==> xenon <==
## axi_to_apb_bridge
module axi_to_apb_bridge (
    input  logic        clk,
    input  logic        rst_n,
    input  logic [31:0] awaddr,
    input  logic        awvalid,
    output logic        awready,
    input  logic [31:0] wdata,
    input  logic        wvalid,
    output logic        wready,
    output logic        bvalid,
    input  logic        bready,
    output logic        PSEL,
    output logic        PENABLE,
    output logic        PWRITE,
    output logic [31:0] PADDR,
    output logic [31:0] PWDATA
);
Settings: LEC_CHECK=0, ABC_AREA=1, CAP_MARGIN=20, CELL_PAD_IN_SITES_DETAIL_PLACEMENT=1, CELL_PAD_IN_SITES_GLOBAL_PLACEMENT=1, CORE_ASPECT_RATIO=0.55, CORE_MARGIN=5, CORE_UTILIZATION=52, CTS_CLUSTER_DIAMETER=226, GPL_ROUTABILITY_DRIVEN=0, GPL_TIMING_DRIVEN=0, MIN_ROUTING_LAYER=met2, PLACE_DENSITY=0.88, SETUP_SLACK_MARGIN=-0.18, SLEW_MARGIN=20, TNS_END_PERCENT=50; clock period 2.43 ns.
run.sh (not shown) runs the stock make flow with config.mk's settings and CLKGATE_MAP_FILE=.
==> ember (differences from xenon) <==
==> flow/config.mk (replaced) <==
export PLATFORM = sky130hd
export DESIGN_NAME = axi_to_apb_bridge
export DESIGN_NICKNAME = axi_to_apb_bridge
export VERILOG_FILES = /design/flow/design.v
export SDC_FILE = /design/flow/constraint.sdc
export NUM_CORES = 4
export LEC_CHECK = 0
export ABC_AREA = 1
export CAP_MARGIN = 20
export CORE_MARGIN = 2
export CORE_UTILIZATION = 68
export CTS_CLUSTER_DIAMETER = 197
export CTS_CLUSTER_SIZE = 37
export SLEW_MARGIN = 20
==> flow/constraint.sdc (replaced) <==
create_clock -name core_clock -period 1.98 [get_ports {clk}]
set_input_delay 0.3960 -clock core_clock [delete_from_list [all_inputs] [get_ports {clk}]]
set_output_delay 0.3960 -clock core_clock [all_outputs]
set_load 0.01 [all_outputs]
==> notes <==
xenon did not get past clock tree synthesis with DPL-0033. ember finished clean.
Between ember and xenon, the lower die area is in ember (gap 30%, measured against xenon).
In area after synthesis, ember and xenon do not differ.
Synthesized cell count is the same in ember and xenon.


==> run M: inputs <==
==> flow/design.v <==
`timescale 1ns / 1ps
module axi_to_apb_bridge (
    input  logic        clk,
    input  logic        rst_n,
    input  logic [31:0] awaddr,
    input  logic        awvalid,
    output logic        awready,
    input  logic [31:0] wdata,
    input  logic        wvalid,
    output logic        wready,
    output logic        bvalid,
    input  logic        bready,
    output logic        PSEL,
    output logic        PENABLE,
    output logic        PWRITE,
    output logic [31:0] PADDR,
    output logic [31:0] PWDATA
);
    typedef enum logic [2:0] {IDLE, SETUP, ACCESS, WAIT_DONE} state_t;
    state_t state;
    logic [31:0] addr_reg;
    int burst_cnt;
    localparam int burst_len = 4;
    always_ff @(posedge clk or negedge rst_n) begin
        if (!rst_n) begin
            state     <= IDLE;
            awready   <= 0;
            wready    <= 0;
            bvalid    <= 0;
            PSEL      <= 0;
            PENABLE   <= 0;
            PWRITE    <= 0;
            PADDR     <= 0;
            PWDATA    <= 0;
            addr_reg  <= 0;
            burst_cnt <= 0;
        end else begin
            case (state)
                IDLE: begin
                    if (awvalid) begin
                        awready <= 1;
                    end
                    if (awvalid && awready) begin
                        addr_reg  <= awaddr;
                        burst_cnt <= 0;
                        awready   <= 0;
                        state     <= SETUP;
                    end
                end
                SETUP: begin
                    if (wvalid) begin
                        wready  <= 1;
                        PADDR   <= addr_reg;
                        PWDATA  <= wdata;
                        PWRITE  <= 1;
                        PSEL    <= 1;
                        state   <= ACCESS;
                    end
                end
                ACCESS: begin
                    wready  <= 0;
                    PENABLE <= 1;
                    state   <= WAIT_DONE;
                end
                WAIT_DONE: begin
                    PENABLE <= 0;
                    PSEL    <= 0;
                    PWRITE  <= 0;
                    burst_cnt <= burst_cnt + 1;
                    addr_reg  <= addr_reg + 4;
                    if (burst_cnt == burst_len - 1) begin
                        bvalid <= 1;
                        state  <= IDLE;
                    end else begin
                        state <= SETUP;
                    end
                end
            endcase
            if (bvalid && bready) begin
                bvalid <= 0;
                awready <= 1;
                burst_cnt  <= 0;
            end
        end
    end
endmodule
==> flow/run.sh <==
#!/bin/bash
# the make line also repeats each setting of config.mk as NAME=value (left out here)
make -C /OpenROAD-flow-scripts/flow DESIGN_CONFIG=/design/flow/config.mk WORK_HOME=/design/flow/orfs CLKGATE_MAP_FILE= finish
==> flow/config.mk <==
export PLATFORM = sky130hd
export DESIGN_NAME = axi_to_apb_bridge
export DESIGN_NICKNAME = axi_to_apb_bridge
export VERILOG_FILES = /design/flow/design.v
export SDC_FILE = /design/flow/constraint.sdc
export NUM_CORES = 4
export LEC_CHECK = 0
export CAP_MARGIN = 20
export CORE_MARGIN = 2
export CORE_UTILIZATION = 40
export CTS_CLUSTER_DIAMETER = 288
export CTS_CLUSTER_SIZE = 63
export HOLD_SLACK_MARGIN = -0.1
export SETUP_SLACK_MARGIN = -0.5
export SLEW_MARGIN = 20
==> flow/constraint.sdc <==
create_clock -name core_clock -period 5.0 [get_ports {clk}]
set_input_delay 1.0000 -clock core_clock [delete_from_list [all_inputs] [get_ports {clk}]]
set_output_delay 1.0000 -clock core_clock [all_outputs]
set_load 0.01 [all_outputs]
==> inputs of run X, as changes to run M <==
- CORE_UTILIZATION: 40 -> 66
- CTS_CLUSTER_DIAMETER: 288 -> not set
- CTS_CLUSTER_SIZE: 63 -> 68
- HOLD_SLACK_MARGIN: -0.1 -> not set
- SETUP_SLACK_MARGIN: -0.5 -> not set
==> flow/constraint.sdc (replaced) <==
create_clock -name core_clock -period 2.03 [get_ports {clk}]
set_input_delay 0.4060 -clock core_clock [delete_from_list [all_inputs] [get_ports {clk}]]
set_output_delay 0.4060 -clock core_clock [all_outputs]
set_load 0.01 [all_outputs]
==> inputs of run K, as changes to run M <==
- ABC_AREA: not set -> 1
- CAP_MARGIN: 20 -> 0
- CORE_UTILIZATION: 40 -> 72
- CTS_CLUSTER_DIAMETER: 288 -> 323
- CTS_CLUSTER_SIZE: 63 -> 72
- HOLD_SLACK_MARGIN: -0.1 -> not set
- PLACE_DENSITY_LB_ADDON: not set -> 0.01
- SETUP_SLACK_MARGIN: -0.5 -> 0.27
==> flow/constraint.sdc (replaced) <==
create_clock -name core_clock -period 0.917 [get_ports {clk}]
set_input_delay 0.1834 -clock core_clock [delete_from_list [all_inputs] [get_ports {clk}]]
set_output_delay 0.1834 -clock core_clock [all_outputs]
set_load 0.01 [all_outputs]
==> inputs of run Y, as changes to run M <==
- CORE_UTILIZATION: 40 -> 72
- CTS_CLUSTER_DIAMETER: 288 -> not set
- CTS_CLUSTER_SIZE: 63 -> not set
- HOLD_SLACK_MARGIN: -0.1 -> not set
- PLACE_DENSITY_LB_ADDON: not set -> 0.01
- SETUP_SLACK_MARGIN: -0.5 -> not set
==> flow/constraint.sdc (replaced) <==
create_clock -name core_clock -period 0.917 [get_ports {clk}]
set_input_delay 0.1834 -clock core_clock [delete_from_list [all_inputs] [get_ports {clk}]]
set_output_delay 0.1834 -clock core_clock [all_outputs]
set_load 0.01 [all_outputs]
==> notes <==
Run M finished with timing, DRC and antenna clean. Run Y stopped in 3_5_place_dp with DPL-0038. Run X completed and failed the layout checks on setup timing. Run K did not get past 3_3_place_gp.
Between run M and run X, the lower first-iteration DRC count is in run M (gap about 60%, measured against run X).
Flip-flop count is the same in run M and run X.
Clock skew: run M is lower than run X (0.00055 ns).
Against run X, the routed wire length of run M is smaller by about 30%.


==> inputs of try-delta <==
Starts from the design.v that is shown in full above.
clock: 1.82 ns
lec_check: 0
abc_area: 1
cap_margin: 20
core_margin: 2
core_utilization: 65
cts_cluster_size: 95
setup_slack_margin: 0.54
slew_margin: 20
tns_end_percent: 5
==> inputs of try-yarrow, as changes to try-delta <==
==> flow/config.mk (replaced) <==
export PLATFORM = sky130hd
export DESIGN_NAME = axi_to_apb_bridge
export DESIGN_NICKNAME = axi_to_apb_bridge
export VERILOG_FILES = /design/flow/design.v
export SDC_FILE = /design/flow/constraint.sdc
export NUM_CORES = 4
export LEC_CHECK = 0
export CAP_MARGIN = 20
export CORE_MARGIN = 2
export CORE_UTILIZATION = 60
export SLEW_MARGIN = 20
==> flow/constraint.sdc (replaced) <==
create_clock -name core_clock -period 2.18 [get_ports {clk}]
set_input_delay 0.4360 -clock core_clock [delete_from_list [all_inputs] [get_ports {clk}]]
set_output_delay 0.4360 -clock core_clock [all_outputs]
set_load 0.01 [all_outputs]
==> inputs of try-fjord, as changes to try-delta <==
==> flow/config.mk (replaced) <==
export PLATFORM = sky130hd
export DESIGN_NAME = axi_to_apb_bridge
export DESIGN_NICKNAME = axi_to_apb_bridge
export VERILOG_FILES = /design/flow/design.v
export SDC_FILE = /design/flow/constraint.sdc
export NUM_CORES = 4
export LEC_CHECK = 0
export CAP_MARGIN = 30
export CORE_MARGIN = 2
export CORE_UTILIZATION = 61
export GPL_ROUTABILITY_DRIVEN = 0
export MAX_ROUTING_LAYER = met5
export MIN_ROUTING_LAYER = met1
export SLEW_MARGIN = 10
==> flow/constraint.sdc (replaced) <==
create_clock -name core_clock -period 4.02 [get_ports {clk}]
set_input_delay 0.8040 -clock core_clock [delete_from_list [all_inputs] [get_ports {clk}]]
set_output_delay 0.8040 -clock core_clock [all_outputs]
set_load 0.01 [all_outputs]
==> results <==
item	try-yarrow	try-fjord	try-delta
Period Utilization, post-route	95.77%	65.90%	116.8%
Number of endpoints failing setup at the final stage	0	0	5
Largest clock skew in the final design	0.007149 ns	0.008730 ns	0.01767 ns
Number of global-route vias before repair	6262	5564	8154
Yosys chip area	0.006832 mm^2	0.006832 mm^2	0.007246 mm^2
Combined flip-flop and latch cell area	0.003431 mm^2	0.003431 mm^2	0.003445 mm^2
Worst setup path end	addr_reg[29]	burst_cnt[20]	addr_reg[14]
Unrepaired setup endpoints after global routing	no	no	yes
Run status	no timing/DRC/antenna violations	no timing/DRC/antenna violations	finished with violations
Layout check failures	-	-	negative setup slack
Dominant class by area	flip-flops and latches	flip-flops and latches	logic gates
Ys cells	643	643	1018
Mapped Nets	714	714	1089
CTS Root Buffer Type	sky130_fd_sc_hd__clkbuf_16	sky130_fd_sc_hd__clkbuf_8	sky130_fd_sc_hd__clkbuf_8
Non-clk buf share	18.65%	16.24%	18.91%
Post-Route Utilization	84.13%	81.85%	92.91%
Synthesized-area fraction occupied by and/or/nand/nor cells	17.12%	17.12%	36.61%
Ao+oa area frac	11.28%	11.28%	8.323%
Pin count of the biggest net entering global routing	53	87	66
Global-route track usage on met2	52.64%	47.24%	70.72%
Data required time of the worst path	2.53 ns	4.48 ns	2.11 ns
Number of antenna violations at the first check in global routing	0	0	1
Worst vdd rail ir drop	1.385 mV	0.5618 mV	1.222 mV
Worst-case hold slack	0.4605 ns	0.3195 ns	0.2679 ns
Core region area	0.01098 mm^2	0.01089 mm^2	0.01084 mm^2
Power is estimated from default activity; no workload was simulated.
